## ALU_Pipeline
module ALU_Pipeline(
  input  logic clk, rst,
  input  logic [31:0] A_in, B_in,
  input  logic [31:0] instr_in,
  output logic [31:0] Result_out,
  output logic Zero_out, Carry_out, Overflow_out, Negative_out
);
  logic [31:0] A_reg, B_reg;
  logic [3:0]  ALUOp;
  logic [31:0] instr_reg;
  logic [6:0] opcode, funct7;
  logic [4:0] rd, rs1, rs2;
  logic [2:0] funct3;
  logic [31:0] Result_comb;
  logic Zero_comb, Carry_comb, Overflow_comb, Negative_comb;
  always_ff @(posedge clk or posedge rst) begin
    if (rst) begin
      A_reg <= 0;
      B_reg <= 0;
      instr_reg <= 0;
    end else begin
      A_reg <= A_in;
      B_reg <= B_in;
      instr_reg <= instr_in;
    end
  end
  InstructionDecoder decoder (
    .instruction(instr_reg),
    .opcode(opcode),
    .rd(rd),
    .funct3(funct3),
    .rs1(rs1),
    .rs2(rs2),
    .funct7(funct7)
  );
  ALUControl control (
    .opcode(opcode),
    .funct3(funct3),
    .funct7(funct7),
    .ALUOp(ALUOp)
  );
  ALU alu_inst (
    .A(A_reg),
    .B(B_reg),
    .ALUOp(ALUOp),
    .Result(Result_comb),
    .Zero(Zero_comb),
    .Carry(Carry_comb),
    .Overflow(Overflow_comb),
    .Negative(Negative_comb)
  );
  always_ff @(posedge clk or posedge rst) begin
    if (rst) begin
      Result_out <= 0;
      Zero_out <= 0;
      Carry_out <= 0;
  ...
==> flow/config.mk <==
export PLATFORM = sky130hd
export DESIGN_NAME = ALU_Pipeline
export DESIGN_NICKNAME = ALU_Pipeline
export VERILOG_FILES = /design/flow/design.v
export SDC_FILE = /design/flow/constraint.sdc
export NUM_CORES = 4
export LEC_CHECK = 0
export ABC_AREA = 1
export CAP_MARGIN = 20
export CELL_PAD_IN_SITES_GLOBAL_PLACEMENT = 1
export CORE_ASPECT_RATIO = 1.19
export CORE_MARGIN = 2
export CORE_UTILIZATION = 45
export CTS_CLUSTER_DIAMETER = 326
export CTS_CLUSTER_SIZE = 90
export PLACE_DENSITY_LB_ADDON = 0.3
export SLEW_MARGIN = 20
export TNS_END_PERCENT = 5
==> flow/constraint.sdc <==
create_clock -name core_clock -period 7.0 [get_ports {clk}]
set_input_delay 1.4000 -clock core_clock [delete_from_list [all_inputs] [get_ports {clk}]]
set_output_delay 1.4000 -clock core_clock [all_outputs]
set_load 0.01 [all_outputs]
run.sh (not shown) runs the stock make flow with config.mk's settings and CLKGATE_MAP_FILE=.
Change:
- ABC_AREA: 1 -> unset
- CELL_PAD_IN_SITES_GLOBAL_PLACEMENT: 1 -> unset
- CORE_ASPECT_RATIO: 1.19 -> unset
- CORE_UTILIZATION: 45 -> 56
- CTS_CLUSTER_DIAMETER: 326 -> unset
- CTS_CLUSTER_SIZE: 90 -> unset
- PLACE_DENSITY_LB_ADDON: 0.3 -> unset
- SETUP_SLACK_MARGIN: unset -> -0.33
- TNS_END_PERCENT: 5 -> unset
- clock period: 7.0 -> 4.55 ns (I/O delays scaled with it)
The new run reached the layout checks and failed them: negative setup slack.
Count of clock-buffer cells in the layout rises by 1.
Routed wire length falls by 18%.
Via count falls by 15%.
First-iteration DRC count falls by 2.7%.
Combinational power rises by 100%.
Final area rises by 5.0%.
Core utilization rises by 27 points.
Power rises by 70%.
Maximum frequency falls by 8.8%.
Die size falls by 30%.
Change:
- ABC_AREA: unset -> 1
- CORE_UTILIZATION: 56 -> 57
- CTS_CLUSTER_DIAMETER: unset -> 400
- CTS_CLUSTER_SIZE: unset -> 98
- PLACE_DENSITY: unset -> 0.38
- SETUP_SLACK_MARGIN: -0.33 -> 0.93
- clock period: 4.55 -> 3.98 ns (I/O delays scaled with it)
The new run produced a clean layout.
Clock skew barely changes.
Synthesized area rose by 15%.
Power rose by 6.9%.
Wire length came out higher by 24%.
Cell area increases by 1.3%.
Flip-flop count does not change.
Worst hold slack gets worse by 24 ps.
Change:
- ABC_AREA: 1 -> unset
- CORE_UTILIZATION: 57 -> 45
- CTS_CLUSTER_DIAMETER: 400 -> unset
- CTS_CLUSTER_SIZE: 98 -> unset
- PLACE_DENSITY: 0.38 -> unset
- SETUP_SLACK_MARGIN: 0.93 -> unset
Outcome: Now the flow finished but failed the layout checks on negative setup slack; wire length fell by about 11%; sequential power hardly moves; hold slack gets worse by 74 ps; count of clock-buffer cells in the layout is higher by 2; register-to-register slack loses 1300 ps; total power climbs by about 10%.
No activity file was given, so power comes from the tool's default toggle rates.
